--- flow/run.sh ---
#!/bin/bash
# the make line also repeats each setting of config.mk as NAME=value (left out here)
make -C /OpenROAD-flow-scripts/flow DESIGN_CONFIG=/design/flow/config.mk WORK_HOME=/design/flow/orfs CLKGATE_MAP_FILE= finish
--- flow/config.mk ---
export PLATFORM = sky130hd
export DESIGN_NAME = mdc
export DESIGN_NICKNAME = mdc
export VERILOG_FILES = /design/flow/design.v
export SDC_FILE = /design/flow/constraint.sdc
export NUM_CORES = 4
export LEC_CHECK = 0
export CAP_MARGIN = 20
export CORE_ASPECT_RATIO = 1.23
export CORE_MARGIN = 7
export CORE_UTILIZATION = 40
export CTS_BUF_LIST = sky130_fd_sc_hd__clkbuf_16
export CTS_CLUSTER_DIAMETER = 194
export CTS_CLUSTER_SIZE = 98
export PLACE_DENSITY_LB_ADDON = 0.02
export SLEW_MARGIN = 20
export TNS_END_PERCENT = 30
--- flow/constraint.sdc ---
create_clock -name core_clock -period 4.0 [get_ports {clk}]
set_input_delay 0.8000 -clock core_clock [delete_from_list [all_inputs] [get_ports {clk}]]
set_output_delay 0.8000 -clock core_clock [all_outputs]
set_load 0.01 [all_outputs]
--- flow/design.v ---
module mdc (clk, rst_n, start, A, B, out, done);
input clk, rst_n, start;
input [7:0] A, B;
output reg [7:0] out;
output reg done;
reg [1:0] state;
reg [7:0] A_aux, B_aux;
localparam IDLE = 2'b00;
localparam SUBTRACT = 2'b01;
localparam FINISHED = 2'b10;
always @(posedge clk or negedge rst_n) begin
    if (!rst_n) begin
        state <= IDLE;
        out <= 0;
        done <= 0;
    end else begin
        done <= 0;
        case (state)
            IDLE: begin
                state <= IDLE;
                if (start) begin
                    state <= SUBTRACT;
                    A_aux <= A;
                    B_aux <= B;
                end
            end
            SUBTRACT: begin
                state <= SUBTRACT;
                if (A_aux > B_aux)
                    A_aux <= A_aux - B_aux;
                else if (B_aux > A_aux)
                    B_aux <= B_aux - A_aux;
                else
                    state <= FINISHED;
            end
            FINISHED: begin
                state <= IDLE;
                done <= 1;
                out <= A_aux;
            end
            default: state <= IDLE;
        endcase
    end
end
endmodule
==> CHANGELOG.md, run 1 <==
## Implementation

* XOR/XNOR Fraction of Synth Area at 0.8850%
* Starting density of the core at roughly 41%
* Fraction of the mapped netlist area in adder cells at between 10% and 20%
* Depth of the most critical reg-to-reg path at 7
* Post-layout net count at about 270
* TritonCTS clock tree: built
* Total number of cells along the worst setup path at 7
* Number of violations reported at the end of detailed-routing iteration 0 at 79
* Initial DRT Pass Iterations at 5
* Register-to-register setup slack at about 1200 ps
* Final hold violation count at 0
* IO Port Bufs at 27
* Leading cell types by total area after synthesis: sky130_fd_sc_hd__edfxtp_1 (24%), sky130_fd_sc_hd__dfrtp_1 (14%), sky130_fd_sc_hd__ha_1 (10%), sky130_fd_sc_hd__mux2_2 (5.7%), sky130_fd_sc_hd__inv_1 (4.2%)
* Max transition margin at 47.05%
* Synth async-reset ratio at 42.86%
* Number of endpoints failing setup at the final stage at 0
* Overall power at approximately 1800 uW
* Power share of the clock group at 15.3%
* Count of distinct cell types in the synthesized netlist at 38
* Number of cells traversed by the worst hold path at 1
* Post-route setup TNS at 0 ps
* Clock buffer depth at 2
* Critical path capture point type: flop
* Met3 Use GR at under 10%
* Startpoint of the worst register-to-register path: A_aux[0]
* Startpoint of the worst setup timing path: A_aux[0]
* Crit share post-route at 69.18%
* Vias in the first global route at 1,669
* Top-count cell post-synth: sky130_fd_sc_hd__inv_1
* H-tree Lvls at 1
* Post-synthesis cell count from yosys at roughly 200
* Actual slew at the worst max-slew pin at 794.2 ps
* DP Wirelength at 3768 um
* Most frequently used flop master after synthesis: sky130_fd_sc_hd__edfxtp_1
* Final period demand of the worst path at 2767 ps
* Logic gate share of total power at between 50% and 60%
* Main power group: combinational logic
* Total wire length at 4927 um
* Cell at the root of the clock tree: sky130_fd_sc_hd__clkbuf_16
* Number of antenna violations at the first check in global routing at 0
* Clock latency on the worst-skew pair at 270 ps
* Worst-path fanout max at 8
* Vias at 1,621
* Worst-case vdd ir drop at 252.4 uV
* Largest net degree at the start of global routing at 21
* Area figure in the yosys stat output at 1979 um2
* Post-Synthesis Mean Instance Area at 9.656 um2
* Residual DRC count at 0
* Filler Cell Count at 458
* Simple-gate share of the synthesized area at 14.60%
* Overall fraction of global-route tracks in use at 14.08%
* GRT busiest layer: met2
* Most numerous cell types in the synthesized netlist: sky130_fd_sc_hd__inv_1 (22), sky130_fd_sc_hd__edfxtp_1 (16), sky130_fd_sc_hd__ha_1 (16)
* Cts-stage hold buffer count at 0
* Post-CTS Resized at 0
* Signed area change from the synthesized netlist to the final layout at 20.99%
* Cell-internal power at 1072 uW
* Max-slew violations at 0
* Power in sequential cells at 570 uW
* HP Start: out[6]
* Cell type group with the largest total delay on the critical path: AND-OR/OR-AND gates
* Registers, synthesis at 28
* Clock tree skew after final layout at about 9.3 ps
* Core ar. at 4800 um2
* Highest-delay cell along the critical path: sky130_fd_sc_hd__a21oi_1
* P per Cell Area at 751.3 nW/um2
* Data arrival, critical path at around 2700 ps
* Run status: no timing/DRC/antenna violations
* Clock net power at 275 uW
* Die outline width at 77.43 um
* Setup repair after global routing missed its margin: no
* Combinational power at 954 uW
* Main combinational cell family by area after synthesis: AND-OR/OR-AND gates
* Net Switching at between 700 and 800 uW
* Count of yosys warnings during synthesis at 1
* Total buffers and inverters traversed by the critical path at 1
* Floorplan Nets at 242
* Worst-path clk slew at roughly 70 ps
* Chip Height at 92.02 um
* Critical Path RT at 3890 ps
* Weighted congestion at the end of routability-driven global placement at between 0.8 and 0.9
* First-pass GRT wire length at ~8100 um
* Number of clock buffers inserted by TritonCTS at 3
* Number of logged tool warnings at 34
* Count of buffers added by post-CTS timing repair for setup at 0
* Longest individual stage delay on the worst path at 670 ps
* Max-capacitance violation count at 0
* Kind of critical path: reg2reg
* Tightest Hold Check Type: reg2reg
* Number of antenna-violating nets in the routed design at 0
* Core Rows at 28
* Complex Gates by Area at 20.16%
* Global routing usage on met1 at between 10% and 20%
* Number of diodes added for antenna fixing at 0
* Leakage at 0.0009955 uW
* Min-Delay Endpoint: out[6]
* Category of the worst setup path launch point: flop
* Number of synthesized flops with an enable pin at 16
* Gate count after technology mapping at 205
* Total I/O pin count at 28
* Total global routing overflow at 0
* Mean routed wirelength per cell at 17.05 um
* Capturing instance or port of the critical path: A_aux[7]
* Seq share, synth at 39.51%
* Net switching fraction of the power at 40.43%
* Via density per instance at roughly 5.6
* Yosys top cell by area: sky130_fd_sc_hd__edfxtp_1
* Cell area after technology mapping at around 2000 um2
* List of cells traversed by the critical path: inv_1, ha_1, fa_1, nand2b_1, a211oi_1, o31ai_1, a21oi_1
* Met2 routing resource usage after global routing at 26.95%
* Register share of total power at a little under a third
* Portion of netlist area occupied by mux cells at under 10%
* Chip footprint at 7125 um2
* Critical R2R Capture: A_aux[7]
* Post-synth top area share at 24.27%
* Number of clock sinks at 28
* FMAX at 361.4 MHz
## per-stage QoR
| stage | utilization [%] | std cells | area [um2] | hold WS, ps | worst slack, ps |
|---|---|---|---|---|---|
| after global placement | 47.81 | 285 | 2295 | 489.8 | 1358 |
| after floorplan | - | 205 | 1979 | 351.9 | 1406 |
| after CTS | 49.90 | 289 | 2395 | 510.8 | 1253 |
| after global routing | 49.90 | 289 | 2395 | 530.5 | 990.8 |
| final | 49.90 | 289 | 2395 | 506.3 | 1233 |
| after detailed placement | 47.81 | 285 | 2295 | 494.5 | 1263 |
## cell type report
type                    count  area [um2]  share of cell area (%)
multi-input cells         144        1059                   44.20
flip-flops and latches     28       782.0                   32.65
repair buffers             30       292.8                   12.23
clock buffers               4       100.1                   4.180
inverters                  23       86.33                   3.605
well taps                  60       75.07                   3.135
## metal layers
layer	share of wire, %	up-vias
met2	53	44
li1	-	781
met5	0	-
met3	3.6	9
met4	1.9	0
met1	41	787
==> inputs of run 2 (changes only) <==
- CORE_ASPECT_RATIO: 1.23 -> 0.5
- CORE_MARGIN: 7 -> 8
- CTS_CLUSTER_DIAMETER: 194 -> 389
- PLACE_DENSITY: unset -> 0.35
- PLACE_DENSITY_LB_ADDON: 0.02 -> unset
- TNS_END_PERCENT: 30 -> unset
==> run 2 against run 1 <==
Against the previous run:
- highest routed layer is now met3
- sequential share of layout area about the same
- synthesized area unchanged
- power down 3.3%
- sequential power down 5.8%
- critical endpoint is now A_aux[3]
- combinational power up 2%
- critical path depth unchanged
- via count down 3.5%
- sequential cell count unchanged
- clock skew down 6.3 ps
- maximum frequency down 1.8%
- critical path type unchanged
- die area up 6.6%
- setup slack worse by 52 ps
==> CHANGELOG.md, run 2 <==
## Implementation

* Cell-internal power at 1035 uW (was 1072 uW)
* Final period demand of the worst path at 2819 ps (was 2767 ps)
* Clock net power at 233 uW (was 275 uW)
* Worst-path clk slew at 70 ps (about the same)
* Area figure in the yosys stat output at 1979 um2 (unchanged)
* Final hold violation count at 0 (unchanged)
* Number of cells traversed by the worst hold path at 1 (unchanged)
* Crit share post-route at 70.47% (was 69.18%)
* Total wire length at 4497 um (was 4927 um)
* Initial DRT Pass Iterations at 4 (was 5)
* Net switching fraction of the power at 40.52% (was 40.43%)
* Max-slew violations at 0 (unchanged)
* Main combinational cell family by area after synthesis: AND-OR/OR-AND gates (unchanged)
* Count of yosys warnings during synthesis at 1 (unchanged)
* Capturing instance or port of the critical path: A_aux[3] (was A_aux[7])
* Cell type group with the largest total delay on the critical path: AND-OR/OR-AND gates (unchanged)
* Critical R2R Capture: A_aux[3] (was A_aux[7])
* Yosys top cell by area: sky130_fd_sc_hd__edfxtp_1 (unchanged)
* Weighted congestion at the end of routability-driven global placement at 0.8165 (was 0.8365)
* Cell at the root of the clock tree: sky130_fd_sc_hd__clkbuf_16 (unchanged)
* Cell area after technology mapping at 1979 um2 (unchanged)
* Total global routing overflow at 0 (unchanged)
* Power in sequential cells at 537 uW (was 570 uW)
* Synth async-reset ratio at 42.86% (unchanged)
* Global routing usage on met1 at 17.04% (was 15.36%)
* Die outline width at 115.5 um (was 77.43 um)
* Number of clock buffers inserted by TritonCTS at 3 (unchanged)
* Logic gate share of total power at 55.7% (was 53.0%)
* Vias in the first global route at 1,508 (was 1,669)
* XOR/XNOR Fraction of Synth Area at 0.8850% (unchanged)
* FF/Latch Area at 782.0 um2 (unchanged)
* Cts-stage hold buffer count at 0 (unchanged)
* TritonCTS clock tree: built (unchanged)
* Power share of the clock group at 13.4% (was 15.3%)
* Number of logged tool warnings at 36 (was 34)
* Number of violations reported at the end of detailed-routing iteration 0 at 66 (was 79)
* P per Cell Area at 727.1 nW/um2 (was 751.3 nW/um2)
* Post-CTS Resized at 0 (unchanged)
* Category of the worst setup path launch point: flop (unchanged)
* Startpoint of the worst setup timing path: A_aux[0] (unchanged)
* Main power group: combinational logic (unchanged)
* Register share of total power at 30.9% (was 31.7%)
* Met2 routing resource usage after global routing at 19.06% (was 26.95%)
* Post-synthesis cell count from yosys at 205 (unchanged)
* HP Start: out[6] (unchanged)
* Clock latency on the worst-skew pair at 260 ps (was 270 ps)
* Highest-delay cell along the critical path: sky130_fd_sc_hd__a21oi_1 (unchanged)
* Mean routed wirelength per cell at 14.99 um (was 17.05 um)
* Post-synth top area share at 24.27% (unchanged)
* DP Wirelength at 3592 um (was 3768 um)
* List of cells traversed by the critical path: inv_1, ha_1, fa_1, nand2b_1, a211oi_1, o31ai_1, a21oi_1 (unchanged)
* Total buffers and inverters traversed by the critical path at 1 (unchanged)
* Leading cell types by total area after synthesis: sky130_fd_sc_hd__edfxtp_1 (24%), sky130_fd_sc_hd__dfrtp_1 (14%), sky130_fd_sc_hd__ha_1 (10%), sky130_fd_sc_hd__mux2_2 (5.7%), sky130_fd_sc_hd__inv_1 (4.2%) (unchanged)
* Total number of cells along the worst setup path at 7 (unchanged)
* Count of buffers added by post-CTS timing repair for setup at 0 (unchanged)
* Clock buffer depth at 2 (unchanged)
* Seq share, synth at 39.51% (unchanged)
* Net Switching at 705.1 uW (was 727.5 uW)
* Total I/O pin count at 28 (unchanged)
* Number of synthesized flops with an enable pin at 16 (unchanged)
* Most numerous cell types in the synthesized netlist: sky130_fd_sc_hd__inv_1 (22), sky130_fd_sc_hd__edfxtp_1 (16), sky130_fd_sc_hd__ha_1 (16) (unchanged)
* Critical Path RT at 3890 ps (about the same)
* Chip footprint at 7592 um2 (was 7125 um2)
* GRT busiest layer: met2 (unchanged)
* IO Port Bufs at 27 (unchanged)
* Chip Height at 65.74 um (was 92.02 um)
* Core ar. at 4842 um2 (was 4800 um2)
* Starting density of the core at 40.88% (was 41.24%)
* Number of antenna-violating nets in the routed design at 0 (unchanged)
* Actual slew at the worst max-slew pin at 886.5 ps (was 794.2 ps)
* Run status: no timing/DRC/antenna violations (unchanged)
* Setup repair after global routing missed its margin: no (unchanged)
* Combinational Area at 1059 um2 (unchanged)
* Gate count after technology mapping at 205 (unchanged)
* Worst-case vdd ir drop at 302.2 uV (was 252.4 uV)
* Max-capacitance violation count at 0 (unchanged)
* Post-Synthesis Mean Instance Area at 9.656 um2 (unchanged)
* Post-route setup TNS at 0 ps (unchanged)
* Post-layout net count at 268 (was 267)
* Most frequently used flop master after synthesis: sky130_fd_sc_hd__edfxtp_1 (unchanged)
* First-pass GRT wire length at 7376 um (was 8086 um)
* Registers, synthesis at 28 (unchanged)
* Complex Gates by Area at 20.16% (unchanged)
* Via density per instance at 5.213 (was 5.609)
* Register-to-register setup slack at 1180 ps (was 1230 ps)
* Number of endpoints failing setup at the final stage at 0 (unchanged)
* Portion of netlist area occupied by mux cells at 5.689% (unchanged)
* Vias at 1,564 (was 1,621)
* Clock tree skew after final layout at 2.997 ps (was 9.311 ps)
* Simple-gate share of the synthesized area at 14.60% (unchanged)
* Design Area, Final at 2394 um2 (was 2395 um2)
* Longest individual stage delay on the worst path at 730 ps (was 670 ps)
* Data arrival, critical path at 2710 ps (was 2660 ps)
* Startpoint of the worst register-to-register path: A_aux[0] (unchanged)
* Depth of the most critical reg-to-reg path at 7 (unchanged)
* Top-count cell post-synth: sky130_fd_sc_hd__inv_1 (unchanged)
* Critical path capture point type: flop (unchanged)
* Signed area change from the synthesized netlist to the final layout at 20.92% (was 20.99%)
* H-tree Lvls at 1 (unchanged)
* Number of diodes added for antenna fixing at 0 (unchanged)
* Number of antenna violations at the first check in global routing at 0 (unchanged)
* Filler Cell Count at 464 (was 458)
* Tightest Hold Check Type: reg2reg (unchanged)
* Combinational power at 970 uW (was 954 uW)
* Largest net degree at the start of global routing at 21 (unchanged)
* Floorplan Nets at 242 (unchanged)
* Kind of critical path: reg2reg (unchanged)
* Placed standard-cell area at 2315 um2 (was 2295 um2)
* Fraction of the mapped netlist area in adder cells at 12.14% (unchanged)
* Overall fraction of global-route tracks in use at 12.37% (was 14.08%)
* Residual DRC count at 0 (unchanged)
* Worst-path fanout max at 8 (unchanged)
* Min-Delay Endpoint: out[6] (unchanged)
* Max transition margin at 40.90% (was 47.05%)
* Count of distinct cell types in the synthesized netlist at 38 (unchanged)
* FMAX at 354.7 MHz (was 361.4 MHz)
* Core Rows at 18 (was 28)
* Met3 Use GR at 3.839% (was 2.055%)
* Number of clock sinks at 28 (unchanged)
* Leakage at 0.0009935 uW (was 0.0009955 uW)
==> run 2: stage by stage <==
step                setup slack, ps  utilization [%]  power [uW]  cells  hold slack, ps
finish                         1181            49.43        1740    300           505.7
CTS                            1148            49.43        1757    300           510.9
floorplan                      1406                -        1219    205           351.9
detailed placement             1157            47.80        1515    296           497.7
global placement               1285            47.80        1524    296           489.2
global route                  906.5            49.43        1897    300           525.6
==> run 2: final cells by class <==
class | instances | share of cell area (%)
clock buffer | 3 | 3.136
clock inverter | 1 | 0.1568
inverter | 23 | 3.607
multi-input combinational | 144 | 44.22
sequential | 28 | 32.67
tap | 70 | 3.659
timing repair buffer | 31 | 12.55
==> run 2: routing by layer <==
layer	routed length (um)	vias up
met5	0	-
met4	0	0
met3	382	0
met2	1883	39
met1	2232	740
li1	-	785
==> inputs of run 3 (changes only) <==
- CAP_MARGIN: 20 -> 15
- CELL_PAD_IN_SITES_DETAIL_PLACEMENT: unset -> 2
- CELL_PAD_IN_SITES_GLOBAL_PLACEMENT: unset -> 3
- CORE_ASPECT_RATIO: 0.5 -> 0.59
- CORE_MARGIN: 8 -> 4
- CORE_UTILIZATION: 40 -> 43
- CTS_CLUSTER_DIAMETER: 389 -> 304
- CTS_CLUSTER_SIZE: 98 -> unset
- GPL_ROUTABILITY_DRIVEN: unset -> 0
- GPL_TIMING_DRIVEN: unset -> 0
- HOLD_SLACK_MARGIN: unset -> 0.23
- PLACE_DENSITY: 0.35 -> unset
- PLACE_DENSITY_LB_ADDON: unset -> 0.14
- SLEW_MARGIN: 20 -> 15
- TNS_END_PERCENT: unset -> 40
==> run 3 against run 2 <==
Against the previous run:
- the run now fails in global placement
- die area is 24% lower
- synthesized cell count unchanged
- synthesized area unchanged
==> CHANGELOG.md, run 3 <==
### Metrics

* Leading cell types by total area after synthesis: sky130_fd_sc_hd__edfxtp_1 (24%), sky130_fd_sc_hd__dfrtp_1 (14%), sky130_fd_sc_hd__ha_1 (10%), sky130_fd_sc_hd__mux2_2 (5.7%), sky130_fd_sc_hd__inv_1 (4.2%) (unchanged)
* Most frequently used flop master after synthesis: sky130_fd_sc_hd__edfxtp_1 (unchanged)
* Die outline width at 96.33 um (was 115.5 um)
* Run status: did not finish (was no timing/DRC/antenna violations)
* Registers, synthesis at 28 (unchanged)
* Seq share, synth at 39.51% (unchanged)
* Total I/O pin count at 28 (unchanged)
* Fraction of the mapped netlist area in adder cells at 12.14% (unchanged)
* Starting density of the core at 46.02% (was 40.88%)
* Portion of netlist area occupied by mux cells at 5.689% (unchanged)
* Simple-gate share of the synthesized area at 14.60% (unchanged)
* Chip footprint at 5791 um2 (was 7592 um2)
* Count of distinct cell types in the synthesized netlist at 38 (unchanged)
* Chip Height at 60.12 um (was 65.74 um)
* Top-count cell post-synth: sky130_fd_sc_hd__inv_1 (unchanged)
* Synth async-reset ratio at 42.86% (unchanged)
* Cell area after technology mapping at 1979 um2 (unchanged)
* Complex Gates by Area at 20.16% (unchanged)
* First error message: [ERROR FLW-0024] Place density exceeds 1.0 (current PLACE_DENSITY_LB_ADDON =  0.14). Please check if the value of  PLACE_DENSITY_LB_ADDON is between 0 and 0.99.
* Core ar. at 4302 um2 (was 4842 um2)
* XOR/XNOR Fraction of Synth Area at 0.8850% (unchanged)
* Count of yosys warnings during synthesis at 1 (unchanged)
* Post-synthesis cell count from yosys at 205 (unchanged)
* Floorplan Nets at 242 (unchanged)
* Core Rows at 18 (unchanged)
* Yosys top cell by area: sky130_fd_sc_hd__edfxtp_1 (unchanged)
* Gate count after technology mapping at 205 (unchanged)
* Number of synthesized flops with an enable pin at 16 (unchanged)
* Post-synth top area share at 24.27% (unchanged)
* Last stage the flow got to: global placement
* Most numerous cell types in the synthesized netlist: sky130_fd_sc_hd__inv_1 (22), sky130_fd_sc_hd__edfxtp_1 (16), sky130_fd_sc_hd__ha_1 (16) (unchanged)
* Post-Synthesis Mean Instance Area at 9.656 um2 (unchanged)
* Area figure in the yosys stat output at 1979 um2 (unchanged)
* Main combinational cell family by area after synthesis: AND-OR/OR-AND gates (unchanged)
==> inputs of run 4 (changes only) <==
- ABC_AREA: unset -> 1
- CAP_MARGIN: 15 -> 20
- CELL_PAD_IN_SITES_DETAIL_PLACEMENT: 2 -> unset
- CELL_PAD_IN_SITES_GLOBAL_PLACEMENT: 3 -> unset
- CORE_ASPECT_RATIO: 0.59 -> unset
- CORE_MARGIN: 4 -> 2
- CORE_UTILIZATION: 43 -> 68
- CTS_CLUSTER_DIAMETER: 304 -> unset
- GPL_ROUTABILITY_DRIVEN: 0 -> unset
- GPL_TIMING_DRIVEN: 0 -> unset
- HOLD_SLACK_MARGIN: 0.23 -> unset
- PLACE_DENSITY: unset -> 0.36
- PLACE_DENSITY_LB_ADDON: 0.14 -> unset
- SLEW_MARGIN: 15 -> 20
- TNS_END_PERCENT: 40 -> unset
- clock period: 4.0 -> 1.81 ns (I/O delays scaled with it)
==> run 4 against run 3 <==
Against the previous run:
- the run fails in clock tree synthesis
- synthesized area down 4.6%
- die area decreased by 44%
- synthesized cell count increased by 20%
==> CHANGELOG.md, run 4 <==
### Metrics

* Gate count after technology mapping at 246 (was 205)
* Fraction of the mapped netlist area in adder cells at 12.72% (was 12.14%)
* Count of yosys warnings during synthesis at 1 (unchanged)
* Number of synthesized flops with an enable pin at 16 (unchanged)
* Synth async-reset ratio at 42.86% (unchanged)
* Die outline width at 56.70 um (was 96.33 um)
* DP Wirelength at 3655 um
* Last stage the flow got to: clock tree synthesis (was global placement)
* Core Rows at 19 (was 18)
* Most frequently used flop master after synthesis: sky130_fd_sc_hd__edfxtp_1 (unchanged)
* Core ar. at 2686 um2 (was 4302 um2)
* Seq share, synth at 41.42% (was 39.51%)
* Post-synthesis cell count from yosys at 246 (was 205)
* Starting density of the core at 70.28% (was 46.02%)
* XOR/XNOR Fraction of Synth Area at 1.856% (was 0.8850%)
* Count of distinct cell types in the synthesized netlist at 20 (was 38)
* Post-Synthesis Mean Instance Area at 7.675 um2 (was 9.656 um2)
* IO Port Bufs at 27
* Area figure in the yosys stat output at 1888 um2 (was 1979 um2)
* Chip footprint at 3214 um2 (was 5791 um2)
* Total I/O pin count at 28 (unchanged)
* Registers, synthesis at 28 (unchanged)
* Portion of netlist area occupied by mux cells at 0% (was 5.689%)
* Floorplan Nets at 283 (was 242)
* Post-synth top area share at 25.45% (was 24.27%)
* Leading cell types by total area after synthesis: sky130_fd_sc_hd__edfxtp_1 (25%), sky130_fd_sc_hd__nand2_1 (16%), sky130_fd_sc_hd__dfrtp_1 (15%), sky130_fd_sc_hd__ha_1 (11%), sky130_fd_sc_hd__inv_1 (8.7%) (was sky130_fd_sc_hd__edfxtp_1 (24%), sky130_fd_sc_hd__dfrtp_1 (14%), sky130_fd_sc_hd__ha_1 (10%), sky130_fd_sc_hd__mux2_2 (5.7%), sky130_fd_sc_hd__inv_1 (4.2%))
* Complex Gates by Area at 6.892% (was 20.16%)
* Weighted congestion at the end of routability-driven global placement at around 0.9
* Chip Height at 56.70 um (was 60.12 um)
* Most numerous cell types in the synthesized netlist: sky130_fd_sc_hd__nand2_1 (81), sky130_fd_sc_hd__inv_1 (44), sky130_fd_sc_hd__nand3_1 (19) (was sky130_fd_sc_hd__inv_1 (22), sky130_fd_sc_hd__edfxtp_1 (16), sky130_fd_sc_hd__ha_1 (16))
* Cell area after technology mapping at 1888 um2 (was 1979 um2)
* Yosys top cell by area: sky130_fd_sc_hd__edfxtp_1 (unchanged)
* Main combinational cell family by area after synthesis: simple AND/OR/NAND/NOR gates (was AND-OR/OR-AND gates)
* Top-count cell post-synth: sky130_fd_sc_hd__nand2_1 (was sky130_fd_sc_hd__inv_1)
* Simple-gate share of the synthesized area at 26.97% (was 14.60%)
* Placed cell count at 328
* Placed standard-cell area at 2435 um2
* Run status: did not finish (unchanged)
* First error message: [ERROR DPL-0033] detailed placement checks failed during check placement. (was [ERROR FLW-0024] Place density exceeds 1.0 (current PLACE_DENSITY_LB_ADDON =  0.14). Please check if the value of  PLACE_DENSITY_LB_ADDON is between 0 and 0.99.)
run 4: through the flow:
step	hold WS, ps	setup slack, ps	util, %
floorplan	66.41	-74.15	-
global placement	495.2	-183.8	90.64
detailed placement	502.7	-284.2	90.64
==> inputs of run 5 (changes only) <==
- CAP_MARGIN: 20 -> 40
- CORE_UTILIZATION: 68 -> 66
- CTS_CLUSTER_SIZE: unset -> 89
- GPL_TIMING_DRIVEN: unset -> 1
- HOLD_SLACK_MARGIN: unset -> 0.29
- PLACE_DENSITY: 0.36 -> unset
- SETUP_SLACK_MARGIN: unset -> 0.49
- clock period: 1.81 -> 1.99 ns (I/O delays scaled with it)
==> run 5 against run 4 <==
Against the previous run:
- the run fails in global routing
- synthesized area unchanged
- synthesized cell count did not move
- die area rose by 2.8%
==> CHANGELOG.md, run 5 <==
### Metrics

* Post-synthesis cell count from yosys at 246 (unchanged)
* Run status: did not finish (unchanged)
* DP Wirelength at 3283 um (was 3655 um)
* Floorplan Nets at 283 (unchanged)
* Yosys top cell by area: sky130_fd_sc_hd__edfxtp_1 (unchanged)
* Main combinational cell family by area after synthesis: simple AND/OR/NAND/NOR gates (unchanged)
* Number of synthesized flops with an enable pin at 16 (unchanged)
* Last stage the flow got to: global routing (was clock tree synthesis)
* Number of clock buffers inserted by TritonCTS at 3
* Top-count cell post-synth: sky130_fd_sc_hd__nand2_1 (unchanged)
* Complex Gates by Area at 6.892% (unchanged)
* Core ar. at 2734 um2 (was 2686 um2)
* Count of yosys warnings during synthesis at 1 (unchanged)
* Portion of netlist area occupied by mux cells at 0% (unchanged)
* Count of distinct cell types in the synthesized netlist at 20 (unchanged)
* IO Port Bufs at 27 (unchanged)
* First error message: [ERROR DPL-0038] Utilization greater than 100%, impossible to legalize (was [ERROR DPL-0033] detailed placement checks failed during check placement.)
* Placed standard-cell area at 2327 um2 (was 2435 um2)
* Registers, synthesis at 28 (unchanged)
* H-tree Lvls at 1
* Most numerous cell types in the synthesized netlist: sky130_fd_sc_hd__nand2_1 (81), sky130_fd_sc_hd__inv_1 (44), sky130_fd_sc_hd__nand3_1 (19) (unchanged)
* Most frequently used flop master after synthesis: sky130_fd_sc_hd__edfxtp_1 (unchanged)
* Post-Synthesis Mean Instance Area at 7.675 um2 (unchanged)
* Area figure in the yosys stat output at 1888 um2 (unchanged)
* Gate count after technology mapping at 246 (unchanged)
* Fraction of the mapped netlist area in adder cells at 12.72% (unchanged)
* Die outline width at 57.49 um (was 56.70 um)
* Cell area after technology mapping at 1888 um2 (unchanged)
* Number of clock sinks at 28
* Total I/O pin count at 28 (unchanged)
* Leading cell types by total area after synthesis: sky130_fd_sc_hd__edfxtp_1 (25%), sky130_fd_sc_hd__nand2_1 (16%), sky130_fd_sc_hd__dfrtp_1 (15%), sky130_fd_sc_hd__ha_1 (11%), sky130_fd_sc_hd__inv_1 (8.7%) (unchanged)
* Cell at the root of the clock tree: sky130_fd_sc_hd__clkbuf_16
* Weighted congestion at the end of routability-driven global placement at 0.9105 (was 0.8745)
* Synth async-reset ratio at 42.86% (unchanged)
* Chip footprint at 3305 um2 (was 3214 um2)
* Post-synth top area share at 25.45% (unchanged)
* Core Rows at 19 (unchanged)
* Starting density of the core at 69.06% (was 70.28%)
* Clock buffer depth at 2
* Setup Slack @ Placement at -84.21 ps (was -284.2 ps)
* Seq share, synth at 41.42% (unchanged)
* XOR/XNOR Fraction of Synth Area at 1.856% (unchanged)
* Chip Height at 57.49 um (was 56.70 um)
* Simple-gate share of the synthesized area at 26.97% (unchanged)
run 5: what timing repair did:
item | CTS
pin swaps | 6
buffers inserted | 11
setup endpoints to repair | 37
gates cloned | 0
gates resized | 40
hold buffers | 0
run 5: metrics by stage:
stage | std cells | TNS (ps) | hold slack [ps] | util, % | total power (uW)
floorplan | 246 | 0 | 102.4 | - | 2285
global placement | 307 | -18.40 | 494.2 | 85.13 | 2834
detailed placement | 307 | -783.2 | 502.9 | 85.13 | 2924
CTS | 322 | 0 | 456.8 | 94.46 | 3639
==> inputs of run 6 (changes only) <==
- ABC_AREA: 1 -> unset
- CTS_CLUSTER_SIZE: 89 -> unset
- GPL_TIMING_DRIVEN: 1 -> unset
- HOLD_SLACK_MARGIN: 0.29 -> unset
- SETUP_SLACK_MARGIN: 0.49 -> unset
- clock period: 1.99 -> 2.2 ns (I/O delays scaled with it)
==> run 6 against run 5 <==
Against the previous run:
- the run fails in clock tree synthesis
- die area up 4.5%
- synthesized area rose by 4.8%
- synthesized cell count down 17%
==> CHANGELOG.md, run 6 <==
### Metrics

* Run status: did not finish (unchanged)
* Last stage the flow got to: clock tree synthesis (was global routing)
* First error message: [ERROR DPL-0033] detailed placement checks failed during check placement. (was [ERROR DPL-0038] Utilization greater than 100%, impossible to legalize)
* Placed cell count at 275 (was 307)
* Registers, synthesis at 28 (unchanged)
* Yosys top cell by area: sky130_fd_sc_hd__edfxtp_1 (unchanged)
* IO Port Bufs at 27 (unchanged)
* Setup Slack @ Placement at -99.73 ps (was -84.21 ps)
* Core ar. at 2805 um2 (was 2734 um2)
* Main combinational cell family by area after synthesis: AND-OR/OR-AND gates (was simple AND/OR/NAND/NOR gates)
* Cell area after technology mapping at 1979 um2 (was 1888 um2)
* Most frequently used flop master after synthesis: sky130_fd_sc_hd__edfxtp_1 (unchanged)
* Post-synth top area share at 24.27% (was 25.45%)
* Number of synthesized flops with an enable pin at 16 (unchanged)
* Fraction of the mapped netlist area in adder cells at 12.14% (was 12.72%)
* Gate count after technology mapping at 205 (was 246)
* Portion of netlist area occupied by mux cells at 5.689% (was 0%)
* Core Rows at 19 (unchanged)
* Post-Synthesis Mean Instance Area at 9.656 um2 (was 7.675 um2)
* Chip footprint at 3453 um2 (was 3305 um2)
* Count of distinct cell types in the synthesized netlist at 38 (was 20)
* Post-synthesis cell count from yosys at 205 (was 246)
* Simple-gate share of the synthesized area at 14.60% (was 26.97%)
* Leading cell types by total area after synthesis: sky130_fd_sc_hd__edfxtp_1 (24%), sky130_fd_sc_hd__dfrtp_1 (14%), sky130_fd_sc_hd__ha_1 (10%), sky130_fd_sc_hd__mux2_2 (5.7%), sky130_fd_sc_hd__inv_1 (4.2%) (was sky130_fd_sc_hd__edfxtp_1 (25%), sky130_fd_sc_hd__nand2_1 (16%), sky130_fd_sc_hd__dfrtp_1 (15%), sky130_fd_sc_hd__ha_1 (11%), sky130_fd_sc_hd__inv_1 (8.7%))
* Top-count cell post-synth: sky130_fd_sc_hd__inv_1 (was sky130_fd_sc_hd__nand2_1)
* Total I/O pin count at 28 (unchanged)
* Die outline width at 58.77 um (was 57.49 um)
* Starting density of the core at 70.56% (was 69.06%)
* Area figure in the yosys stat output at 1979 um2 (was 1888 um2)
* Seq share, synth at 39.51% (was 41.42%)
* Chip Height at 58.77 um (was 57.49 um)
* Synth async-reset ratio at 42.86% (unchanged)
* Floorplan Nets at 242 (was 283)
* DP Wirelength at 4014 um (was 3283 um)
* Complex Gates by Area at 20.16% (was 6.892%)
* Count of yosys warnings during synthesis at 1 (unchanged)
* Most numerous cell types in the synthesized netlist: sky130_fd_sc_hd__inv_1 (22), sky130_fd_sc_hd__edfxtp_1 (16), sky130_fd_sc_hd__ha_1 (16) (was sky130_fd_sc_hd__nand2_1 (81), sky130_fd_sc_hd__inv_1 (44), sky130_fd_sc_hd__nand3_1 (19))
* XOR/XNOR Fraction of Synth Area at 0.8850% (was 1.856%)
* Weighted congestion at the end of routability-driven global placement at 0.9048 (was 0.9105)
[run 6: metrics by stage]
stage	instance area, um2	setup TNS (ps)	power [uW]
floorplan	2002	0	2252
global placement	2436	0	2939
detailed placement	2436	-1498	3059
==> inputs of run 7 (changes only) <==
- CAP_MARGIN: 40 -> 20
- CELL_PAD_IN_SITES_GLOBAL_PLACEMENT: unset -> 1
- CORE_UTILIZATION: 66 -> 27
- CTS_CLUSTER_DIAMETER: unset -> 279
- GPL_TIMING_DRIVEN: unset -> 1
- PLACE_DENSITY_LB_ADDON: unset -> 0.28
- SETUP_SLACK_MARGIN: unset -> -0.24
- SLEW_MARGIN: 20 -> 10
- clock period: 2.2 -> 2.67 ns (I/O delays scaled with it)
==> run 7 against run 6 <==
Against the previous run:
- now clean on timing, DRC and antenna
- synthesized area stayed put
- die area is 130% higher
- synthesized cell count stayed put
==> CHANGELOG.md, run 7 <==
## Implementation

* Run status: no timing/DRC/antenna violations (was did not finish)
* Longest individual stage delay on the worst path at ~440 ps
* Chip Height at 89.62 um (was 58.77 um)
* Post-route setup TNS at 0 ps
* Logic gate share of total power at between 50% and 60%
* First-pass GRT wire length at 7866 um
* Main combinational cell family by area after synthesis: AND-OR/OR-AND gates (unchanged)
* Tightest Hold Check Type: reg2reg
* Initial DRT Pass Iterations at 4
* Register-to-register setup slack at 210 ps
* Main power group: combinational logic
* Fraction of the mapped netlist area in adder cells at 12.14% (unchanged)
* Yosys top cell by area: sky130_fd_sc_hd__edfxtp_1 (unchanged)
* Final hold violation count at 0
* IO Port Bufs at 27 (unchanged)
* Register share of total power at 30.3%
* Post-CTS Resized at 0
* Chip footprint at 8032 um2 (was 3453 um2)
* Clock latency on the worst-skew pair at 260 ps
* FMAX at 407.3 MHz
* Highest-delay cell along the critical path: sky130_fd_sc_hd__edfxtp_1
* P per Cell Area at approximately 1100 nW/um2
* Vias at around 1,600
* Number of antenna-violating nets in the routed design at 0
* Depth of the most critical reg-to-reg path at 7
* Actual slew at the worst max-slew pin at 562.8 ps
* Core Rows at 31 (was 19)
* Complex Gates by Area at 20.16% (unchanged)
* Number of cells traversed by the worst hold path at 1
* Gate count after technology mapping at 205 (unchanged)
* Area figure in the yosys stat output at 1979 um2 (unchanged)
* Count of distinct cell types in the synthesized netlist at 38 (unchanged)
* Power in sequential cells at 810 uW
* Total number of cells along the worst setup path at 7
* Simple-gate share of the synthesized area at 14.60% (unchanged)
* Clock net power at 345 uW
* Number of violations reported at the end of detailed-routing iteration 0 at approximately 110
* Critical path capture point type: flop
* Cell-internal power at approximately 1600 uW
* Total global routing overflow at 0
* Registers, synthesis at 28 (unchanged)
* Category of the worst setup path launch point: flop
* Worst-path clk slew at 70 ps
* Mean routed wirelength per cell at 14.24 um
* Number of clock buffers inserted by TritonCTS at 3
* Setup repair after global routing missed its margin: no
* Cell area after technology mapping at 1979 um2 (unchanged)
* Most numerous cell types in the synthesized netlist: sky130_fd_sc_hd__inv_1 (22), sky130_fd_sc_hd__edfxtp_1 (16), sky130_fd_sc_hd__ha_1 (16) (unchanged)
* Number of clock sinks at 28
* Number of synthesized flops with an enable pin at 16 (unchanged)
* Final period demand of the worst path at 2455 ps
* Crit share post-route at 91.95%
* Post-synthesis cell count from yosys at 205 (unchanged)
* Floorplan Nets at 242 (unchanged)
* Post-Synthesis Mean Instance Area at 9.656 um2 (unchanged)
* Max transition margin at approximately three fifths
* Worst-path fanout max at 8
* Cell at the root of the clock tree: sky130_fd_sc_hd__clkbuf_16
* Vias in the first global route at 1,556
* Leakage at between 0.001 and 0.0015 uW
* Total I/O pin count at 28 (unchanged)
* Via density per instance at about 4.7
* Largest net degree at the start of global routing at 20
* Cell type group with the largest total delay on the critical path: adder cells
* Critical R2R Capture: B_aux[6]
* Top-count cell post-synth: sky130_fd_sc_hd__inv_1 (unchanged)
* Clock tree skew after final layout at a little over 3 ps
* Residual DRC count at 0
* Die outline width at 89.62 um (was 58.77 um)
* XOR/XNOR Fraction of Synth Area at 0.8850% (unchanged)
* Most frequently used flop master after synthesis: sky130_fd_sc_hd__edfxtp_1 (unchanged)
* Number of endpoints failing setup at the final stage at 0
* List of cells traversed by the critical path: ha_1, fa_1, nand2b_1, a211oi_1, nor3_1, o31ai_1, buf_4
* Post-synth top area share at 24.27% (unchanged)
* Startpoint of the worst register-to-register path: A_aux[0]
* Weighted congestion at the end of routability-driven global placement at 0.7458 (was 0.9048)
* H-tree Lvls at 1
* Seq share, synth at 39.51% (unchanged)
* Clock buffer depth at 2
* Placed standard-cell area at 2389 um2 (was 2436 um2)
* TritonCTS clock tree: built
* Final core utilization at 34.39%
* DP Wirelength at 3782 um (was 4014 um)
* Post-layout net count at 273
* Synth async-reset ratio at 42.86% (unchanged)
* Number of diodes added for antenna fixing at 0
* Total buffers and inverters traversed by the critical path at 1
* Number of antenna violations at the first check in global routing at 0
* Portion of netlist area occupied by mux cells at 5.689% (unchanged)
* Cell Count, Final, Fillers Out at 334
* Overall fraction of global-route tracks in use at about an eighth
* Max-slew violations at 0
* Core ar. at 7176 um2 (was 2805 um2)
* Worst-case vdd ir drop at around 260 uV
* Data arrival, critical path at 2430 ps
* Starting density of the core at 27.58% (was 70.56%)
* Combinational power at 1520 uW
* Number of logged tool warnings at 34
* Count of buffers added by post-CTS timing repair for setup at 0
* Net Switching at 1082 uW
* Cts-stage hold buffer count at 0
* Total wire length at 4755 um
* Capturing instance or port of the critical path: B_aux[6]
* HP Start: out[7]
* Min-Delay Endpoint: out[7]
* Max-capacitance violation count at 0
* Net switching fraction of the power at 40.50%
* Design Area, Final at about 2500 um2
* Power share of the clock group at between 10 and 15%
* Tightest hold margin at 505.6 ps
* Critical Path RT at between 2000 and 3000 ps
* Leading cell types by total area after synthesis: sky130_fd_sc_hd__edfxtp_1 (24%), sky130_fd_sc_hd__dfrtp_1 (14%), sky130_fd_sc_hd__ha_1 (10%), sky130_fd_sc_hd__mux2_2 (5.7%), sky130_fd_sc_hd__inv_1 (4.2%) (unchanged)
* Placed cell count at 330 (was 275)
* Signed area change from the synthesized netlist to the final layout at 24.65%
* Count of yosys warnings during synthesis at 1 (unchanged)
* Startpoint of the worst setup timing path: A_aux[0]
* Kind of critical path: reg2reg
-- run 7: layer usage --
| metal | vias up | share of wire (%) | track usage, % |
|---|---|---|---|
| met1 | 738 | 51 | 18.45 |
| met5 | - | 0 | 0 |
| met2 | 28 | 44 | 20.59 |
| met3 | 5 | 3.2 | 1.554 |
| met4 | 0 | 1.6 | 4.478 |
| li1 | 800 | - | - |
-- run 7: final cells by class --
| cell class | count | area (um2) |
|---|---|---|
| clock buffers | 3 | 75.07 |
| flip-flops and latches | 28 | 782.0 |
| clock inverters | 1 | 3.754 |
| inverters | 23 | 86.33 |
| multi-input cells | 144 | 1059 |
| fillers | 750 | 4708 |
| well taps | 99 | 123.9 |
| repair buffers | 36 | 337.8 |
-- run 7: through the flow --
| stage | total power (uW) | worst slack, ps |
|---|---|---|
| 6_report | 2671 | 214.9 |
| 2_1_floorplan | 1827 | 75.68 |
| 3_5_place_dp | 2344 | 230.1 |
| 5_1_grt | 2916 | 116.3 |
| 3_3_place_gp | 2335 | 320.0 |
| 4_1_cts | 2697 | 217.6 |
==> inputs of run 8 (changes only) <==
- CELL_PAD_IN_SITES_GLOBAL_PLACEMENT: 1 -> unset
- CORE_UTILIZATION: 27 -> 40
- CTS_CLUSTER_DIAMETER: 279 -> 374
- CTS_CLUSTER_SIZE: unset -> 100
- GPL_TIMING_DRIVEN: 1 -> unset
- PLACE_DENSITY_LB_ADDON: 0.28 -> unset
- SETUP_SLACK_MARGIN: -0.24 -> unset
- SLEW_MARGIN: 10 -> 20
- TNS_END_PERCENT: unset -> 15
- clock period: 2.67 -> 4.0 ns (I/O delays scaled with it)
==> run 8 against run 7 <==
Against the previous run:
- still clean
- core utilization rose by 16 points
- synthesized cell count did not move
- final area fell by 2.3%
- maximum frequency fell by 12%
- sequential power fell by 34%
- register-to-register slack improved by 990 ps
- count of clock-buffer cells in the layout rose by 1
- worst hold slack improved by 1.1 ps
- non-clock buffer count fell by 5
- power fell by 33%
- critical path type unchanged
- largest cell class unchanged
- highest routed layer unchanged
==> CHANGELOG.md, run 8 <==
## Implementation

* Number of endpoints failing setup at the final stage at 0 (unchanged)
* Count of buffers added by post-CTS timing repair for setup at 0 (unchanged)
* Die outline width at 74.35 um (was 89.62 um)
* List of cells traversed by the critical path: inv_1, ha_1, fa_1, nand2b_1, a211oi_1, o31ai_1, a21oi_1 (was ha_1, fa_1, nand2b_1, a211oi_1, nor3_1, o31ai_1, buf_4)
* Clock latency on the worst-skew pair at 270 ps (was 260 ps)
* Count of yosys warnings during synthesis at 1 (unchanged)
* Clock tree skew after final layout at 8.045 ps (was 3.053 ps)
* Leakage at 0.001001 uW (was 0.001018 uW)
* Post-route setup TNS at 0 ps (unchanged)
* Portion of netlist area occupied by mux cells at 5.689% (unchanged)
* Startpoint of the worst register-to-register path: A_aux[0] (unchanged)
* Registers, synthesis at 28 (unchanged)
* Post-CTS Resized at 0 (unchanged)
* Cts-stage hold buffer count at 0 (unchanged)
* Count of distinct cell types in the synthesized netlist at 38 (unchanged)
* Chip footprint at 5527 um2 (was 8032 um2)
* Longest individual stage delay on the worst path at 690 ps (was 440 ps)
* Startpoint of the worst setup timing path: A_aux[0] (unchanged)
* Fraction of the mapped netlist area in adder cells at 12.14% (unchanged)
* Run status: no timing/DRC/antenna violations (unchanged)
* Largest net degree at the start of global routing at 23 (was 20)
* Number of clock sinks at 28 (unchanged)
* Category of the worst setup path launch point: flop (unchanged)
* Clock buffer depth at 2 (unchanged)
* Initial DRT Pass Iterations at 4 (unchanged)
* Total number of cells along the worst setup path at 7 (unchanged)
* Combinational power at 977 uW (was 1520 uW)
* Number of cells traversed by the worst hold path at 1 (unchanged)
* Capturing instance or port of the critical path: A_aux[3] (was B_aux[6])
* DP Wirelength at 3349 um (was 3782 um)
* Yosys top cell by area: sky130_fd_sc_hd__edfxtp_1 (unchanged)
* TritonCTS clock tree: built (unchanged)
* Post-synthesis cell count from yosys at 205 (unchanged)
* Clock net power at 280 uW (was 345 uW)
* Number of diodes added for antenna fixing at 0 (unchanged)
* Critical path capture point type: flop (unchanged)
* Number of antenna-violating nets in the routed design at 0 (unchanged)
* Cell area after technology mapping at 1979 um2 (unchanged)
* Area figure in the yosys stat output at 1979 um2 (unchanged)
* Highest-delay cell along the critical path: sky130_fd_sc_hd__a21oi_1 (was sky130_fd_sc_hd__edfxtp_1)
* Cell-internal power at 1078 uW (was 1589 uW)
* Power share of the clock group at 15.6% (was 12.9%)
* Crit share post-route at 69.90% (was 91.95%)
* Gate count after technology mapping at 205 (unchanged)
* Final period demand of the worst path at 2796 ps (was 2455 ps)
* Data arrival, critical path at 2690 ps (was 2430 ps)
* Total global routing overflow at 0 (unchanged)
* Number of logged tool warnings at 34 (unchanged)
* Top-count cell post-synth: sky130_fd_sc_hd__inv_1 (unchanged)
* Seq share, synth at 39.51% (unchanged)
* Simple-gate share of the synthesized area at 14.60% (unchanged)
* Min-Delay Endpoint: out[6] (was out[7])
* Final hold violation count at 0 (unchanged)
* Main power group: combinational logic (unchanged)
* Tightest hold margin at 506.7 ps (was 505.6 ps)
* Number of antenna violations at the first check in global routing at 0 (unchanged)
* Number of violations reported at the end of detailed-routing iteration 0 at 125 (was 105)
* Core ar. at 4755 um2 (was 7176 um2)
* Critical Path RT at 3890 ps (was 2650 ps)
* Most frequently used flop master after synthesis: sky130_fd_sc_hd__edfxtp_1 (unchanged)
* Residual DRC count at 0 (unchanged)
* Post-layout net count at 268 (was 273)
* Number of synthesized flops with an enable pin at 16 (unchanged)
* Post-synth top area share at 24.27% (unchanged)
* Depth of the most critical reg-to-reg path at 7 (unchanged)
* P per Cell Area at 744.0 nW/um2 (was 1082 nW/um2)
* Net Switching at 716.2 uW (was 1082 uW)
* Logic gate share of total power at 54.5% (was 56.8%)
* IO Port Bufs at 27 (unchanged)
* Chip Height at 74.35 um (was 89.62 um)
* Setup Slack @ Placement at 1197 ps (was 230.1 ps)
* FMAX at 357.6 MHz (was 407.3 MHz)
* HP Start: out[6] (was out[7])
* Total wire length at 4416 um (was 4755 um)
* Worst-path clk slew at 70 ps (about the same)
* Tightest Hold Check Type: reg2reg (unchanged)
* Total buffers and inverters traversed by the critical path at 1 (unchanged)
* Max-slew violations at 0 (unchanged)
* Max-capacitance violation count at 0 (unchanged)
* Vias at 1,554 (was 1,571)
* Kind of critical path: reg2reg (unchanged)
* Vias in the first global route at 1,499 (was 1,556)
* Final worst setup slack at 1204 ps (was 214.9 ps)
* Core Rows at 25 (was 31)
* Power in sequential cells at 537 uW (was 810 uW)
* Final core utilization at 50.71% (was 34.39%)
* Cell at the root of the clock tree: sky130_fd_sc_hd__clkbuf_16 (unchanged)
* Worst-path fanout max at 8 (unchanged)
* Leading cell types by total area after synthesis: sky130_fd_sc_hd__edfxtp_1 (24%), sky130_fd_sc_hd__dfrtp_1 (14%), sky130_fd_sc_hd__ha_1 (10%), sky130_fd_sc_hd__mux2_2 (5.7%), sky130_fd_sc_hd__inv_1 (4.2%) (unchanged)
* Overall fraction of global-route tracks in use at 17.02% (was 13.04%)
* Register share of total power at 29.9% (was 30.3%)
* Register-to-register setup slack at 1200 ps (was 210 ps)
* H-tree Lvls at 1 (unchanged)
* Worst-case vdd ir drop at 338.7 uV (was 259.9 uV)
* Most numerous cell types in the synthesized netlist: sky130_fd_sc_hd__inv_1 (22), sky130_fd_sc_hd__edfxtp_1 (16), sky130_fd_sc_hd__ha_1 (16) (unchanged)
* Actual slew at the worst max-slew pin at 831.3 ps (was 562.8 ps)
* Main combinational cell family by area after synthesis: AND-OR/OR-AND gates (unchanged)
* Mean routed wirelength per cell at 14.87 um (was 14.24 um)
* First-pass GRT wire length at 7072 um (was 7866 um)
* Starting density of the core at 41.63% (was 27.58%)
* Floorplan Nets at 242 (unchanged)
* Signed area change from the synthesized netlist to the final layout at 21.81% (was 24.65%)
* Weighted congestion at the end of routability-driven global placement at 0.8434 (was 0.7458)
* Complex Gates by Area at 20.16% (unchanged)
* XOR/XNOR Fraction of Synth Area at 0.8850% (unchanged)
* Synth async-reset ratio at 42.86% (unchanged)
* Critical R2R Capture: A_aux[3] (was B_aux[6])
* Cell type group with the largest total delay on the critical path: AND-OR/OR-AND gates (was adder cells)
* Total I/O pin count at 28 (unchanged)
* Max transition margin at 44.58% (was 61.51%)
* Via density per instance at 5.232 (was 4.704)
* Number of clock buffers inserted by TritonCTS at 3 (unchanged)
* Net switching fraction of the power at 39.93% (was 40.50%)
* Setup repair after global routing missed its margin: no (unchanged)
* Post-Synthesis Mean Instance Area at 9.656 um2 (unchanged)
## run 8: stage by stage
stage          std cells  total power, uW  cell area, um2
5_1_grt              297             1934            2411
3_3_place_gp         293             1516            2311
6_report             297             1794            2411
3_5_place_dp         293             1517            2311
2_1_floorplan        205             1219            1979
4_1_cts              297             1808            2411
## run 8: final cells by class
cell class                      count  area, um2
Fill cell                         473       2344
Multi-Input combinational cell    144       1059
Sequential cell                    28      782.0
Timing Repair Buffer               31      300.3
Clock buffer                        4      100.1
Inverter                           23      86.33
Tap cell                           67      83.83
## run 8: routing by layer
layer	track usage, %	wire length [um]	up-vias
li1	-	-	789
met1	21.65	2115	733
met4	4.960	65	0
met2	30.06	2122	26
met5	0	0	-
met3	2.575	111	6
==> inputs of run 9 (changes only) <==
- CELL_PAD_IN_SITES_GLOBAL_PLACEMENT: unset -> 1
- CORE_MARGIN: 2 -> 8
- CTS_CLUSTER_DIAMETER: 374 -> unset
- CTS_CLUSTER_SIZE: 100 -> unset
- GPL_ROUTABILITY_DRIVEN: unset -> 0
- MIN_ROUTING_LAYER: unset -> met2
- PLACE_DENSITY_LB_ADDON: unset -> 0.0
- TNS_END_PERCENT: 15 -> unset
==> run 9 against run 8 <==
Against the previous run:
- sequential cell count stayed put
- sequential share of layout area stayed put
- combinational power hardly changed
- critical path depth stayed put
- count of clock-buffer cells in the layout stayed put
- setup slack worse by 20 ps
- global-route usage is 5.1 points higher
- synthesized cell count stayed put
- critical path type unchanged
- critical endpoint is now A_aux[7]
==> CHANGELOG.md, run 9 <==
## Implementation

* Run status: no timing/DRC/antenna violations (unchanged)
* Vias in the first global route at 2,493 (was 1,499)
* Category of the worst setup path launch point: flop (unchanged)
* Crit share post-route at 70.39% (was 69.90%)
* Number of clock sinks at 28 (unchanged)
* Cts-stage hold buffer count at 0 (unchanged)
* Worst-case vdd ir drop at 274.4 uV (was 338.7 uV)
* Number of violations reported at the end of detailed-routing iteration 0 at 285 (was 125)
* Main combinational cell family by area after synthesis: AND-OR/OR-AND gates (unchanged)
* Main power group: combinational logic (unchanged)
* Count of yosys warnings during synthesis at 1 (unchanged)
* Depth of the most critical reg-to-reg path at 7 (unchanged)
* Simple-gate share of the synthesized area at 14.60% (unchanged)
* Yosys top cell by area: sky130_fd_sc_hd__edfxtp_1 (unchanged)
* Startpoint of the worst setup timing path: A_aux[0] (unchanged)
* Gate count after technology mapping at 205 (unchanged)
* Overall fraction of global-route tracks in use at 22.08% (was 17.02%)
* Via density per instance at 7.434 (was 5.232)
* Power share of the clock group at 15.5% (was 15.6%)
* Post-layout net count at 268 (unchanged)
* Initial DRT Pass Iterations at 5 (was 4)
* Count of distinct cell types in the synthesized netlist at 38 (unchanged)
* Vias at 2,208 (was 1,554)
* Number of logged tool warnings at 34 (unchanged)
* Data arrival, critical path at 2710 ps (was 2690 ps)
* Leakage at 0.001001 uW (unchanged)
* Residual DRC count at 0 (unchanged)
* List of cells traversed by the critical path: inv_1, ha_1, fa_1, nand2b_1, a211oi_1, o31ai_1, a21oi_1 (unchanged)
* Actual slew at the worst max-slew pin at 866.9 ps (was 831.3 ps)
* Core Rows at 25 (unchanged)
* Fraction of the mapped netlist area in adder cells at 12.14% (unchanged)
* Post-synthesis cell count from yosys at 205 (unchanged)
* Clock tree skew after final layout at 11.00 ps (was 8.045 ps)
* Critical R2R Capture: A_aux[7] (was A_aux[3])
* Post-Synthesis Mean Instance Area at 9.656 um2 (unchanged)
* Power in sequential cells at 541 uW (was 537 uW)
* Total wire length at 5054 um (was 4416 um)
* Number of antenna violations at the first check in global routing at 0 (unchanged)
* XOR/XNOR Fraction of Synth Area at 0.8850% (unchanged)
* Kind of critical path: reg2reg (unchanged)
* Mean routed wirelength per cell at 17.02 um (was 14.87 um)
* Min-Delay Endpoint: out[7] (was out[6])
* Most frequently used flop master after synthesis: sky130_fd_sc_hd__edfxtp_1 (unchanged)
* Seq share, synth at 39.51% (unchanged)
* Setup repair after global routing missed its margin: no (unchanged)
* Chip footprint at 7455 um2 (was 5527 um2)
* Number of diodes added for antenna fixing at 0 (unchanged)
* Filler Cell Count at 443 (was 473)
* Tightest Hold Check Type: reg2reg (unchanged)
* Capturing instance or port of the critical path: A_aux[7] (was A_aux[3])
* Portion of netlist area occupied by mux cells at 5.689% (unchanged)
* Number of synthesized flops with an enable pin at 16 (unchanged)
* Max-slew violations at 0 (unchanged)
* Largest net degree at the start of global routing at 21 (was 23)
* Cell type group with the largest total delay on the critical path: AND-OR/OR-AND gates (unchanged)
* Floorplan Nets at 242 (unchanged)
* Post-synth top area share at 24.27% (unchanged)
* Placed cell count at 293 (unchanged)
* Worst-path clk slew at 70 ps (about the same)
* Total number of cells along the worst setup path at 7 (unchanged)
* Number of clock buffers inserted by TritonCTS at 3 (unchanged)
* Final core utilization at 50.71% (unchanged)
* Top-count cell post-synth: sky130_fd_sc_hd__inv_1 (unchanged)
* First-pass GRT wire length at 8493 um (was 7072 um)
* Number of antenna-violating nets in the routed design at 0 (unchanged)
* Startpoint of the worst register-to-register path: A_aux[0] (unchanged)
* Chip Height at 86.35 um (was 74.35 um)
* Net switching fraction of the power at 41.06% (was 39.93%)
* FMAX at 355.2 MHz (was 357.6 MHz)
* Die outline width at 86.35 um (was 74.35 um)
* Longest individual stage delay on the worst path at 720 ps (was 690 ps)
* HP Start: out[7] (was out[6])
* Clock latency on the worst-skew pair at 280 ps (was 270 ps)
* TritonCTS clock tree: built (unchanged)
* Number of cells traversed by the worst hold path at 1 (unchanged)
* Cell Count, Final, Fillers Out at 297 (unchanged)
* Post-route setup TNS at 0 ps (unchanged)
* Logic gate share of total power at 54.9% (was 54.5%)
* Leading cell types by total area after synthesis: sky130_fd_sc_hd__edfxtp_1 (24%), sky130_fd_sc_hd__dfrtp_1 (14%), sky130_fd_sc_hd__ha_1 (10%), sky130_fd_sc_hd__mux2_2 (5.7%), sky130_fd_sc_hd__inv_1 (4.2%) (unchanged)
* Starting density of the core at 41.63% (unchanged)
* Cell-internal power at 1080 uW (was 1078 uW)
* Most numerous cell types in the synthesized netlist: sky130_fd_sc_hd__inv_1 (22), sky130_fd_sc_hd__edfxtp_1 (16), sky130_fd_sc_hd__ha_1 (16) (unchanged)
* IO Port Bufs at 27 (unchanged)
* Area figure in the yosys stat output at 1979 um2 (unchanged)
* Register-to-register setup slack at 1180 ps (was 1200 ps)
* Cell area after technology mapping at 1979 um2 (unchanged)
* Total global routing overflow at 0 (unchanged)
* Cell at the root of the clock tree: sky130_fd_sc_hd__clkbuf_16 (unchanged)
* Combinational power at 1010 uW (was 977 uW)
* Complex Gates by Area at 20.16% (unchanged)
* DP Wirelength at 3757 um (was 3349 um)
* Register share of total power at 29.5% (was 29.9%)
* P per Cell Area at 759.8 nW/um2 (was 744.0 nW/um2)
* Critical Path RT at 3900 ps (was 3890 ps)
* Final hold violation count at 0 (unchanged)
* Max transition margin at 42.21% (was 44.58%)
* Signed area change from the synthesized netlist to the final layout at 21.81% (unchanged)
* Net Switching at 752.1 uW (was 716.2 uW)
* Clock buffer depth at 2 (unchanged)
* Critical path capture point type: flop (unchanged)
* Final period demand of the worst path at 2816 ps (was 2796 ps)
* Clock net power at 285 uW (was 280 uW)
* Registers, synthesis at 28 (unchanged)
* Highest-delay cell along the critical path: sky130_fd_sc_hd__a21oi_1 (unchanged)
* Total I/O pin count at 28 (unchanged)
* Total buffers and inverters traversed by the critical path at 1 (unchanged)
* Worst-path fanout max at 8 (unchanged)
* Count of buffers added by post-CTS timing repair for setup at 0 (unchanged)
* Synth async-reset ratio at 42.86% (unchanged)
* Post-CTS Resized at 0 (unchanged)
* Max-capacitance violation count at 0 (unchanged)
* Number of endpoints failing setup at the final stage at 0 (unchanged)
* Core ar. at 4755 um2 (unchanged)
* H-tree Lvls at 1 (unchanged)
[run 9: per-layer routing]
layer	vias to the layer above	part of all wire, %	GRT usage, %
met5	-	0	0
met4	0	7.0	6.729
met3	54	38	28.64
met2	572	55	26.11
met1	802	0	-
li1	780	-	-
[run 9: through the flow]
step	cell area [um2]	setup WS (ps)	hold WS, ps	power (uW)
after floorplan	1979	1406	351.9	1219
after global placement	2311	1339	489.2	1527
after detailed placement	2311	1223	496.6	1531
after CTS	2411	1213	511.5	1822
after global routing	2411	966.4	531.3	1988
final	2411	1184	506.8	1832
[run 9: cell type report]
cell class / count / area, um2 / area share (%)
well taps: 67 / 83.83 / 3.477
multi-input cells: 144 / 1059 / 43.90
clock buffers: 4 / 100.1 / 4.152
repair buffers: 31 / 300.3 / 12.45
flip-flops and latches: 28 / 782.0 / 32.43
inverters: 23 / 86.33 / 3.581
==> inputs of run 10 (changes only) <==
- CELL_PAD_IN_SITES_GLOBAL_PLACEMENT: 1 -> unset
- CORE_MARGIN: 8 -> 2
- CORE_UTILIZATION: 40 -> 72
- CTS_CLUSTER_DIAMETER: unset -> 368
- CTS_CLUSTER_SIZE: unset -> 98
- GPL_ROUTABILITY_DRIVEN: 0 -> unset
- MIN_ROUTING_LAYER: met2 -> unset
- PLACE_DENSITY_LB_ADDON: 0.0 -> unset
- TNS_END_PERCENT: unset -> 5
- clock period: 4.0 -> 2.57 ns (I/O delays scaled with it)
==> run 10 against run 9 <==
Against the previous run:
- synthesized area stayed put
- final area is 1.6% lower
- clock power is 24% higher
- global-route usage is 11 points higher
- combinational power is 54% higher
- clock skew is 5.8 ps lower
- first-iteration DRC count is 45% lower
- count of clock-buffer cells in the layout is 1 lower
- sequential cell count stayed put
- register-to-register slack worse by 1100 ps
- still clean on timing, DRC and antenna
- largest power group unchanged
==> CHANGELOG.md, run 10 <==
## Implementation

* Final period demand of the worst path at 2438 ps (was 2816 ps)
* Cell-internal power at 1640 uW (was 1080 uW)
* Startpoint of the worst register-to-register path: A_aux[0] (unchanged)
* Final core utilization at 88.31% (was 50.71%)
* Main power group: combinational logic (unchanged)
* Post-Synthesis Mean Instance Area at 9.656 um2 (unchanged)
* Weighted congestion at the end of routability-driven global placement at 0.8543
* Final hold violation count at 0 (unchanged)
* Register share of total power at 31.6% (was 29.5%)
* Number of diodes added for antenna fixing at 0 (unchanged)
* Register-to-register setup slack at 130 ps (was 1180 ps)
* GRT busiest layer: met2 (was met3)
* Crit share post-route at 94.88% (was 70.39%)
* Simple-gate share of the synthesized area at 14.60% (unchanged)
* Number of cells traversed by the worst hold path at 1 (unchanged)
* Clock buffer depth at 2 (unchanged)
* Die outline width at 56.43 um (was 86.35 um)
* Core ar. at 2686 um2 (was 4755 um2)
* Residual DRC count at 0 (unchanged)
* Depth of the most critical reg-to-reg path at 8 (was 7)
* Max-capacitance violation count at 0 (unchanged)
* Run status: no timing/DRC/antenna violations (unchanged)
* Actual slew at the worst max-slew pin at 676.0 ps (was 866.9 ps)
* Most numerous cell types in the synthesized netlist: sky130_fd_sc_hd__inv_1 (22), sky130_fd_sc_hd__edfxtp_1 (16), sky130_fd_sc_hd__ha_1 (16) (unchanged)
* Portion of netlist area occupied by mux cells at 5.689% (unchanged)
* Net Switching at 1165 uW (was 752.1 uW)
* Max transition margin at 54.94% (was 42.21%)
* Clock net power at 354 uW (was 285 uW)
* Combinational power at 1560 uW (was 1010 uW)
* Initial DRT Pass Iterations at 5 (unchanged)
* Number of antenna violations at the first check in global routing at 0 (unchanged)
* Tightest Hold Check Type: reg2reg (unchanged)
* Leading cell types by total area after synthesis: sky130_fd_sc_hd__edfxtp_1 (24%), sky130_fd_sc_hd__dfrtp_1 (14%), sky130_fd_sc_hd__ha_1 (10%), sky130_fd_sc_hd__mux2_2 (5.7%), sky130_fd_sc_hd__inv_1 (4.2%) (unchanged)
* Post-synth top area share at 24.27% (unchanged)
* Count of yosys warnings during synthesis at 1 (unchanged)
* Total global routing overflow at 0 (unchanged)
* Yosys top cell by area: sky130_fd_sc_hd__edfxtp_1 (unchanged)
* Overall fraction of global-route tracks in use at 32.93% (was 22.08%)
* Post-layout net count at 271 (was 268)
* Seq share, synth at 39.51% (unchanged)
* Clock tree skew after final layout at 5.157 ps (was 11.00 ps)
* Largest net degree at the start of global routing at 21 (unchanged)
* Worst-path fanout max at 8 (unchanged)
* Post-route setup TNS at 0 ps (unchanged)
* FMAX at 410.1 MHz (was 355.2 MHz)
* Most frequently used flop master after synthesis: sky130_fd_sc_hd__edfxtp_1 (unchanged)
* First-pass GRT wire length at 8238 um (was 8493 um)
* XOR/XNOR Fraction of Synth Area at 0.8850% (unchanged)
* Top-count cell post-synth: sky130_fd_sc_hd__inv_1 (unchanged)
* Post-CTS Resized at 0 (unchanged)
* Chip footprint at 3184 um2 (was 7455 um2)
* HP Start: out[6] (was out[7])
* Chip Height at 56.43 um (was 86.35 um)
* Total wire length at 4835 um (was 5054 um)
* Number of clock sinks at 28 (unchanged)
* Net switching fraction of the power at 41.55% (was 41.06%)
* Area figure in the yosys stat output at 1979 um2 (unchanged)
* Cell type group with the largest total delay on the critical path: AND-OR/OR-AND gates (unchanged)
* Setup repair after global routing missed its margin: no (unchanged)
* Worst-case vdd ir drop at 959.2 uV (was 274.4 uV)
* Starting density of the core at 73.68% (was 41.63%)
* Core Rows at 19 (was 25)
* P per Cell Area at 1182 nW/um2 (was 759.8 nW/um2)
* Number of synthesized flops with an enable pin at 16 (unchanged)
* Total buffers and inverters traversed by the critical path at 2 (was 1)
* Clock latency on the worst-skew pair at 260 ps (was 280 ps)
* Combinational Area at 1064 um2 (was 1059 um2)
* Min-Delay Endpoint: out[6] (was out[7])
* Critical Path RT at 2540 ps (was 3900 ps)
* Main combinational cell family by area after synthesis: AND-OR/OR-AND gates (unchanged)
* List of cells traversed by the critical path: inv_1, ha_1, fa_1, nand2b_1, a211oi_1, o31ai_1, a21oi_1, buf_4 (was inv_1, ha_1, fa_1, nand2b_1, a211oi_1, o31ai_1, a21oi_1)
* Vias at 1,721 (was 2,208)
* Complex Gates by Area at 20.16% (unchanged)
* Met3 Use GR at 4.839% (was 28.64%)
* Longest individual stage delay on the worst path at 410 ps (was 720 ps)
* Highest-delay cell along the critical path: sky130_fd_sc_hd__fa_1 (was sky130_fd_sc_hd__a21oi_1)
* Met2 routing resource usage after global routing at 56.81% (was 26.11%)
* Cell at the root of the clock tree: sky130_fd_sc_hd__clkbuf_16 (unchanged)
* Gate count after technology mapping at 205 (unchanged)
* Number of antenna-violating nets in the routed design at 0 (unchanged)
* FF/Latch Area at 782.0 um2 (unchanged)
* Number of endpoints failing setup at the final stage at 0 (unchanged)
* Max-slew violations at 0 (unchanged)
* Global routing usage on met1 at 42.66% (was 0%)
* Filler Cell Count at 142 (was 443)
* Cell area after technology mapping at 1979 um2 (unchanged)
* Capturing instance or port of the critical path: A_aux[0] (was A_aux[7])
* Startpoint of the worst setup timing path: A_aux[0] (unchanged)
* Overall power at 2805 uW (was 1832 uW)
* Cts-stage hold buffer count at 0 (unchanged)
* Post-synthesis cell count from yosys at 205 (unchanged)
* Count of distinct cell types in the synthesized netlist at 38 (unchanged)
* Registers, synthesis at 28 (unchanged)
* DP Wirelength at 3559 um (was 3757 um)
* Leakage at 0.001010 uW (was 0.001001 uW)
* TritonCTS clock tree: built (unchanged)
* Total number of cells along the worst setup path at 8 (was 7)
* Total I/O pin count at 28 (unchanged)
* Power share of the clock group at 12.6% (was 15.5%)
* IO Port Bufs at 27 (unchanged)
* Critical path capture point type: flop (unchanged)
* Number of clock buffers inserted by TritonCTS at 3 (unchanged)
* Number of logged tool warnings at 36 (was 34)
* H-tree Lvls at 1 (unchanged)
* Floorplan Nets at 242 (unchanged)
* Power in sequential cells at 887 uW (was 541 uW)
* Signed area change from the synthesized netlist to the final layout at 19.85% (was 21.81%)
* Count of buffers added by post-CTS timing repair for setup at 0 (unchanged)
* Data arrival, critical path at 2410 ps (was 2710 ps)
* Critical R2R Capture: A_aux[0] (was A_aux[7])
* Number of violations reported at the end of detailed-routing iteration 0 at 157 (was 285)
* Mean routed wirelength per cell at 18.31 um (was 17.02 um)
* Kind of critical path: reg2reg (unchanged)
* Synth async-reset ratio at 42.86% (unchanged)
* Via density per instance at 6.519 (was 7.434)
* Category of the worst setup path launch point: flop (unchanged)
* Vias in the first global route at 1,737 (was 2,493)
* Logic gate share of total power at 55.8% (was 54.9%)
* Worst-path clk slew at 70 ps (about the same)
* Fraction of the mapped netlist area in adder cells at 12.14% (unchanged)
[run 10: cell type report]
type	instances	area share (%)
clock buffer	3	3.165
clock inverter	1	0.1582
inverter	23	3.639
multi-input combinational	144	44.83
sequential	28	32.96
tap	31	1.635
timing repair buffer	34	13.61
[run 10: layer usage]
layer	part of all wire (%)	up-vias
li1	-	793
met5	0	-
met3	8.5	12
met1	39	815
met4	2.2	0
met2	51	101
[run 10: stage by stage]
| step | hold slack (ps) | cells | setup WS [ps] | instance area (um2) |
|---|---|---|---|---|
| detailed placement | 499.9 | 260 | 204.5 | 2293 |
| CTS | 514.1 | 264 | 173.1 | 2372 |
| floorplan | 218.4 | 205 | 165.8 | 1984 |
| global placement | 489.0 | 260 | 269.6 | 2293 |
| global route | 528.0 | 264 | 41.07 | 2372 |
| finish | 513.3 | 264 | 131.5 | 2372 |
Power is estimated from default activity; no workload was simulated.
